==> flow/design.v (excerpt) <==
module pokey_advanced (
    input clk,               
    input enable_179mhz,     
    input reset_n,           
    input [3:0] addr,        
    input [7:0] din,         
    input we,                
    output reg audio_pwm     
);
Size: ~170 flip-flops, about 9000 sq um of cells after synthesis.
Settings: LEC_CHECK=0, ABC_AREA=1, CAP_MARGIN=20, CORE_MARGIN=2, CORE_UTILIZATION=72, CTS_CLUSTER_DIAMETER=387, CTS_CLUSTER_SIZE=100, PLACE_DENSITY=0.41, SETUP_SLACK_MARGIN=-0.4, SLEW_MARGIN=20, TNS_END_PERCENT=10; clock period 4.01 ns.
run.sh (not shown) runs the stock make flow with config.mk's settings and CLKGATE_MAP_FILE=.
The starting point ran to the end with violations: negative setup slack.
Rerun with:
ABC_AREA = unset   (was 1)
CORE_UTILIZATION = 40   (was 72)
CTS_CLUSTER_DIAMETER = unset   (was 387)
CTS_CLUSTER_SIZE = unset   (was 100)
PLACE_DENSITY = unset   (was 0.41)
SETUP_SLACK_MARGIN = unset   (was -0.4)
TNS_END_PERCENT = unset   (was 10)
clock period = 5.2 ns   (was 4.01 ns; I/O delays follow)
=> Now the flow finished with timing, DRC and antenna clean. Sequential power came out lower by 24%. Utilization falls by 36 points. Worst setup slack gains 0.38 ns. Total power is lower by about 27%. Clock power shrinks by about 20%. Clock skew hardly moves. Cell area goes down by 3.7%.

---

The RTL this note starts from:
==> flow/design.v <==
module pokey_advanced (
    input clk,               
    input enable_179mhz,     
    input reset_n,           
    input [3:0] addr,        
    input [7:0] din,         
    input we,                
    output reg audio_pwm     
);
    reg [7:0] audf [0:3];  
    reg [7:0] audc [0:3];  
    reg [7:0] audctl;      
    reg [3:0]  poly4;
    reg [4:0]  poly5;
    reg [16:0] poly17; 
    reg [15:0] counter [0:3]; 
    reg [3:0]  chan_out;    
    reg [4:0] count_64k;    
    reg [6:0] count_15k;    
    reg tick_64khz;
    reg tick_15khz;
    always @(posedge clk) begin
        tick_64khz <= 0;
        tick_15khz <= 0;
        if (!reset_n) begin
            count_64k <= 0;
            count_15k <= 0;
        end else if (enable_179mhz) begin
            if (count_64k == 27) begin  
                count_64k <= 0;
                tick_64khz <= 1;
            end else begin
                count_64k <= count_64k + 1;
            end
            if (count_15k == 113) begin  
                count_15k <= 0;
                tick_15khz <= 1;
            end else begin
                count_15k <= count_15k + 1;
            end
        end
    end
    always @(posedge clk) begin
        if (!reset_n) begin
            audctl <= 0;
            audc[0]<=0; audc[1]<=0; audc[2]<=0; audc[3]<=0;
            audf[0]<=0; audf[1]<=0; audf[2]<=0; audf[3]<=0;
        end else if (we) begin
            case (addr)
                0: audf[0] <= din;
                1: audc[0] <= din;
                2: audf[1] <= din;
                3: audc[1] <= din;
                4: audf[2] <= din;
                5: audc[2] <= din;
                6: audf[3] <= din;
                7: audc[3] <= din;
                8: audctl <= din;
            endcase
        end
    end
    wire p4_next = !(poly4[3] ^ poly4[2]);
    wire p5_next = !(poly5[4] ^ poly5[2]);
    wire p17_next = !(poly17[16] ^ poly17[4]);
    always @(posedge clk) begin
        if (!reset_n) begin
            poly4 <= 4'b1011;
            poly5 <= 5'b10101;
            poly17 <= 17'b10101010101010101;
        end else if (enable_179mhz) begin
            poly4 <= {poly4[2:0], p4_next};
            poly5 <= {poly5[3:0], p5_next};
            poly17 <= {poly17[15:0], p17_next};
        end
    end
    wire link_12 = audctl[4];
    wire link_34 = audctl[3];
    wire use_15khz = audctl[0];  
    integer i;
    reg channel_tick;  
    always @(posedge clk) begin
        if (!reset_n) begin
            counter[0] <= 0; counter[1] <= 0; counter[2] <= 0; counter[3] <= 0;
            chan_out <= 0;
        end else
        for (i=0; i<4; i=i+1) begin
            channel_tick = (use_15khz) ? tick_15khz : tick_64khz;
            if (i == 0 && audctl[6]) channel_tick = enable_179mhz;
            if (i == 2 && audctl[5]) channel_tick = enable_179mhz;
            if (channel_tick) begin
                if (!((i==1 && link_12) || (i==3 && link_34))) begin
                    if (counter[i] == 0) begin
                        if (i==0 && link_12) 
                            counter[i] <= {audf[1], audf[0]}; 
                        else if (i==2 && link_34) 
                            counter[i] <= {audf[3], audf[2]}; 
                        else 
                            counter[i] <= audf[i];
                        case (audc[i][7:5])
                            3'b000: chan_out[i] <= poly17[16] && poly5[4];  
                            3'b001: chan_out[i] <= poly5[4];                
                            3'b010: chan_out[i] <= poly17[16] && poly5[4]; 
                            3'b011: chan_out[i] <= poly5[4];               
                            3'b100: chan_out[i] <= poly17[16];              
                            3'b101: chan_out[i] <= ~chan_out[i];            
                            3'b110: chan_out[i] <= poly17[16];             
                            3'b111: chan_out[i] <= ~chan_out[i];            
                        endcase
                    end else begin
                        counter[i] <= counter[i] - 1;
                    end
                end
            end
        end
    end
    reg [5:0] mixed_audio; 
    integer k;
    always @(*) begin
        mixed_audio = 0;
        for (k=0; k<4; k=k+1) begin
            if (chan_out[k]) begin
                mixed_audio = mixed_audio + audc[k][3:0];
            end
        end
    end
    reg [5:0] pwm_counter;
    always @(posedge clk) begin
        if (!reset_n) begin
            pwm_counter <= 0;
            audio_pwm <= 0;
        end else begin
            pwm_counter <= pwm_counter + 1;
            audio_pwm <= (pwm_counter < mixed_audio);
        end
    end
endmodule
Settings: LEC_CHECK=0, ABC_AREA=1, CAP_MARGIN=20, CORE_MARGIN=2, CORE_UTILIZATION=72, CTS_CLUSTER_DIAMETER=154, CTS_CLUSTER_SIZE=10, PLACE_DENSITY=0.42, SETUP_SLACK_MARGIN=0.37, SLEW_MARGIN=20; clock period 2.97 ns.
The baseline completed, yet does not pass: setup timing.
==> next run, changes <==
==> flow/config.mk (replaced) <==
export PLATFORM = sky130hd
export DESIGN_NAME = pokey_advanced
export DESIGN_NICKNAME = pokey_advanced
export VERILOG_FILES = /design/flow/design.v
export SDC_FILE = /design/flow/constraint.sdc
export NUM_CORES = 4
export LEC_CHECK = 0
export CAP_MARGIN = 20
export CORE_MARGIN = 2
export CORE_UTILIZATION = 65
export SLEW_MARGIN = 20
==> flow/constraint.sdc (replaced) <==
create_clock -name core_clock -period 3.62 [get_ports {clk}]
set_input_delay 0.7240 -clock core_clock [delete_from_list [all_inputs] [get_ports {clk}]]
set_output_delay 0.7240 -clock core_clock [all_outputs]
set_load 0.01 [all_outputs]
The new run finished but failed the layout checks on setup timing. Final area shrinks by 6.3%. Synthesized area shrinks by 5.3%. Power shrinks by 24%. Via count shrinks by 19%.
==> next run, changes <==
--- a/flow/config.mk
+++ b/flow/config.mk
@@ -8,4 +8,6 @@
 export CAP_MARGIN = 20
+export CORE_ASPECT_RATIO = 0.5
 export CORE_MARGIN = 2
-export CORE_UTILIZATION = 65
+export CORE_UTILIZATION = 40
+export PLACE_DENSITY = 0.91
 export SLEW_MARGIN = 20
==> flow/constraint.sdc (replaced) <==
create_clock -name core_clock -period 6.0 [get_ports {clk}]
set_input_delay 1.2000 -clock core_clock [delete_from_list [all_inputs] [get_ports {clk}]]
set_output_delay 1.2000 -clock core_clock [all_outputs]
set_load 0.01 [all_outputs]
=>
- The changed run passed the timing, design-rule and antenna checks
- power is lower by about 40%
- final area decreases by about 2.1%
- via count grows by 2.1%
- wire length grows by 0.67%
- fmax came out lower by about 16%
- area after synthesis does not change
- non-clock buffer count falls by 23
- flip-flop count stays the same
- clock-buffer cell count shrinks by 2
- combinational power falls by 42%
==> next run, changes <==
--- a/flow/config.mk
+++ b/flow/config.mk
@@ -8,6 +8,4 @@
 export CAP_MARGIN = 20
-export CORE_ASPECT_RATIO = 0.5
 export CORE_MARGIN = 2
-export CORE_UTILIZATION = 40
-export PLACE_DENSITY = 0.91
+export CORE_UTILIZATION = 58
 export SLEW_MARGIN = 20
==> flow/constraint.sdc (replaced) <==
create_clock -name core_clock -period 4.12 [get_ports {clk}]
set_input_delay 0.8240 -clock core_clock [delete_from_list [all_inputs] [get_ports {clk}]]
set_output_delay 0.8240 -clock core_clock [all_outputs]
set_load 0.01 [all_outputs]
With this change the flow finished but fails on setup timing.
Via count falls by 2.5%.
Power rose by 46%.
Setup slack gets worse by 1.1 ns.
Design area increases by 2.3%.
Global-route usage rises by 8.1 points.
Wire length hardly moves.
Utilization climbs by 21 points.
Synthesized cell count stays the same.
Clock skew is higher by 0.0037 ns.
Synthesized area stays the same.
Final cell count shrinks by 5.1%.
==> next run, changes <==
--- a/flow/config.mk
+++ b/flow/config.mk
@@ -7,5 +7,7 @@
 export LEC_CHECK = 0
+export ABC_AREA = 1
 export CAP_MARGIN = 20
 export CORE_MARGIN = 2
-export CORE_UTILIZATION = 58
+export CORE_UTILIZATION = 72
+export PLACE_DENSITY = 0.42
 export SLEW_MARGIN = 20
==> flow/constraint.sdc (replaced) <==
create_clock -name core_clock -period 2.97 [get_ports {clk}]
set_input_delay 0.5940 -clock core_clock [delete_from_list [all_inputs] [get_ports {clk}]]
set_output_delay 0.5940 -clock core_clock [all_outputs]
set_load 0.01 [all_outputs]
What happened: The new run completed and failed the layout checks on setup timing. Clock skew barely changes. Routed wire length came out higher by 14%. Power came out higher by 54%. Maximum frequency rises by 19%. Synthesized cell count increases by 37%. Sequential power grows by 41%. Hold slack degrades by 0.027 ns. Setup slack got worse by 0.46 ns. Global-route usage goes up by 7.3 points. Area after synthesis goes up by 5.6%. Clock power went up by 48%.

---

RTL: the design.v shown in full above, as it stands there.
clock: 3.33 ns
lec_check: 0
abc_area: 1
cap_margin: 20
core_margin: 2
core_utilization: 72
cts_cluster_diameter: 352
cts_cluster_size: 95
place_density_lb_addon: 0.08
setup_slack_margin: -0.33
slew_margin: 20
The baseline reached the layout checks and failed them: negative setup slack.
Then changed:
--- a/flow/config.mk
+++ b/flow/config.mk
@@ -8 +7,0 @@
-export ABC_AREA = 1
@@ -14,2 +12,0 @@
-export PLACE_DENSITY_LB_ADDON = 0.08
-export SETUP_SLACK_MARGIN = -0.33
The changed run reached the layout checks and failed them: negative setup slack.
Die size falls by 5.1%.
Total power shrinks by 7.0%.
Register-to-register slack is worse by 820 ps.
Clock-buffer cell count is unchanged.
First-iteration DRC count goes down by 18%.
Clock skew decreases by 4.3 ps.
Then changed:
--- a/flow/config.mk
+++ b/flow/config.mk
@@ -7,0 +8 @@
+export ABC_AREA = 1
@@ -12,0 +14 @@
+export PLACE_DENSITY = 0.4
@@ -13,0 +16 @@
+export TNS_END_PERCENT = 10
After rerunning:
- The changed run completed and failed the layout checks on negative setup slack
- total power rose by 9.0%
- wire length came out higher by 6.2%
- die area increases by 5.4%
- design area rose by 5.1%
- utilization came out lower by 0.45 points
Then changed:
--- a/flow/config.mk
+++ b/flow/config.mk
@@ -8 +7,0 @@
-export ABC_AREA = 1
@@ -11,4 +10 @@
-export CORE_UTILIZATION = 72
-export CTS_CLUSTER_DIAMETER = 352
-export CTS_CLUSTER_SIZE = 95
-export PLACE_DENSITY = 0.4
+export CORE_UTILIZATION = 40
@@ -16 +11,0 @@
-export TNS_END_PERCENT = 10
==> flow/constraint.sdc (replaced) <==
create_clock -name core_clock -period 6.0 [get_ports {clk}]
set_input_delay 1.2000 -clock core_clock [delete_from_list [all_inputs] [get_ports {clk}]]
set_output_delay 1.2000 -clock core_clock [all_outputs]
set_load 0.01 [all_outputs]
The new run produced a clean layout.
Die size came out higher by well over a third.
Wire length came out lower by about a fifth.
Via count came out lower by a quarter to a third.
Design area came out lower by a little under a tenth.
Total power came out lower by well over a third.
Then changed:
--- a/flow/config.mk
+++ b/flow/config.mk
@@ -8,0 +9 @@
+export CORE_ASPECT_RATIO = 0.5
@@ -10 +11 @@
-export CORE_UTILIZATION = 40
+export CORE_UTILIZATION = 68
@@ -11,0 +13 @@
+export TNS_END_PERCENT = 20
The new run went through all stages and came out clean.
Die size fell by 40%.
Wire length rose by 3.4%.
Hold slack gains 4.9 ps.
Register-to-register slack loses 40 ps.
Combinational power hardly moves.
Worst setup slack loses 44 ps.
Critical path depth is unchanged.
Final cell count fell by 8.8%.
Then changed:
--- a/flow/config.mk
+++ b/flow/config.mk
@@ -9 +8,0 @@
-export CORE_ASPECT_RATIO = 0.5
@@ -11 +10 @@
-export CORE_UTILIZATION = 68
+export CORE_UTILIZATION = 72
@@ -13 +11,0 @@
-export TNS_END_PERCENT = 20
==> flow/constraint.sdc (replaced) <==
create_clock -name core_clock -period 5.2 [get_ports {clk}]
set_input_delay 1.0400 -clock core_clock [delete_from_list [all_inputs] [get_ports {clk}]]
set_output_delay 1.0400 -clock core_clock [all_outputs]
set_load 0.01 [all_outputs]
The new run produced a clean layout.
Combinational power rises by 18%.
Final area rises by about 0.55%.
Global-route usage rises by 2.3 points.
Register-to-register slack got worse by 540 ps.
Routed wire length rises by 1.2%.
First-iteration DRC count rises by about 65%.

---

indigo:
// pokey_advanced: RTL as listed in full above, without the edits since
==> flow/config.mk <==
export PLATFORM = sky130hd
export DESIGN_NAME = pokey_advanced
export DESIGN_NICKNAME = pokey_advanced
export VERILOG_FILES = /design/flow/design.v
export SDC_FILE = /design/flow/constraint.sdc
export NUM_CORES = 4
export LEC_CHECK = 0
export ABC_AREA = 1
export CAP_MARGIN = 20
export CORE_ASPECT_RATIO = 0.69
export CORE_MARGIN = 2
export CORE_UTILIZATION = 72
export CTS_CLUSTER_SIZE = 10
export PLACE_DENSITY = 0.39
export SETUP_SLACK_MARGIN = 0.38
export SLEW_MARGIN = 20
export TNS_END_PERCENT = 10
==> flow/constraint.sdc <==
create_clock -name core_clock -period 2.89 [get_ports {clk}]
set_input_delay 0.5780 -clock core_clock [delete_from_list [all_inputs] [get_ports {clk}]]
set_output_delay 0.5780 -clock core_clock [all_outputs]
set_load 0.01 [all_outputs]
[flow] indigo | stages: complete | final checks: fail | reason: negative setup slack
diff inputs: indigo => tundra
diff --git a/flow/config.mk b/flow/config.mk
--- a/flow/config.mk
+++ b/flow/config.mk
@@ -8,5 +8,4 @@
 export ABC_AREA = 1
 export CAP_MARGIN = 20
-export CORE_ASPECT_RATIO = 0.69
 export CORE_MARGIN = 2
 export CORE_UTILIZATION = 72
@@ -15,3 +14,2 @@
 export SETUP_SLACK_MARGIN = 0.38
 export SLEW_MARGIN = 20
-export TNS_END_PERCENT = 10
### Flow results
- Nothing crashed in tundra and all stages finished; the problem is that the final layout failed, the offending checks being negative setup slack.
- Diff tundra and indigo: power density relative to cell area higher in tundra
- tundra vs indigo, dominant power group: clock vs sequential cells
- Looking only at last weighted congestion value of the routability-driven placer, and setting everything else aside, the higher value of tundra and indigo goes to indigo.
- tundra against indigo: area after detailed placement saw an increase, shortest period the worst path allows saw a decrease, sequential share of layout area saw a decrease.
- Count of vias placed by the detailed router of tundra falls short of that of indigo slightly.
#### Input delta (pepper over tundra)
diff --git a/flow/config.mk b/flow/config.mk
--- a/flow/config.mk
+++ b/flow/config.mk
@@ -6,10 +6,9 @@
 export NUM_CORES = 4
 export LEC_CHECK = 0
-export ABC_AREA = 1
 export CAP_MARGIN = 20
 export CORE_MARGIN = 2
 export CORE_UTILIZATION = 72
-export CTS_CLUSTER_SIZE = 10
-export PLACE_DENSITY = 0.39
-export SETUP_SLACK_MARGIN = 0.38
+export CTS_CLUSTER_SIZE = 14
+export PLACE_DENSITY_LB_ADDON = 0.01
+export SETUP_SLACK_MARGIN = -0.07
 export SLEW_MARGIN = 20
Results
The final sum of negative setup slack in pepper was lower than what tundra gave. pepper vs tundra: global-route usage down in pepper. The flow for pepper finished, though final verification flagged negative setup slack. STATUS total power: pepper wins against tundra. [diff] maximum resistive drop on vdd, pepper relative to tundra: regression.
### pepper -> garnet
==> flow/config.mk <==
export PLATFORM = sky130hd
export DESIGN_NAME = pokey_advanced
export DESIGN_NICKNAME = pokey_advanced
export VERILOG_FILES = /design/flow/design.v
export SDC_FILE = /design/flow/constraint.sdc
export NUM_CORES = 4
export LEC_CHECK = 0
export ABC_AREA = 1
export CAP_MARGIN = 0
export CORE_ASPECT_RATIO = 1.27
export CORE_MARGIN = 2
export CORE_UTILIZATION = 72
export CTS_CLUSTER_DIAMETER = 113
export CTS_CLUSTER_SIZE = 24
export MAX_ROUTING_LAYER = met5
export MIN_ROUTING_LAYER = met1
export PLACE_DENSITY_LB_ADDON = 0.15
export SETUP_SLACK_MARGIN = 0.82
export SLEW_MARGIN = 20
Findings:
garnet finished all stages; layout check result: FAIL, due to negative setup slack. [garnet vs pepper] count of placed standard cells in the final layout, fillers left out: higher in garnet. The run with more routed wire is garnet, not pepper. garnet against pepper: ratio of routed vias to standard cells shows a reduction of 0.81; worst supply voltage drop on vdd has decreased. When the final numbers for pepper and garnet were put side by side, the sequential share of cell area turned out to be smaller in garnet. Compared with pepper, in garnet final area went up 650 sq um; worst path required time held. On XOR/XNOR share of the synthesized area: garnet sits below pepper. Measured against each other, pepper and garnet differ in first-pass GRT wire length, the lower figure coming from pepper. [garnet] number of instances in the synthesized netlist rose about 37% relative to pepper. When garnet is measured against pepper, its switching power share of the total turns out 3.6 points higher.
Power figures rest on the tool's default switching activity, not on a simulated workload.
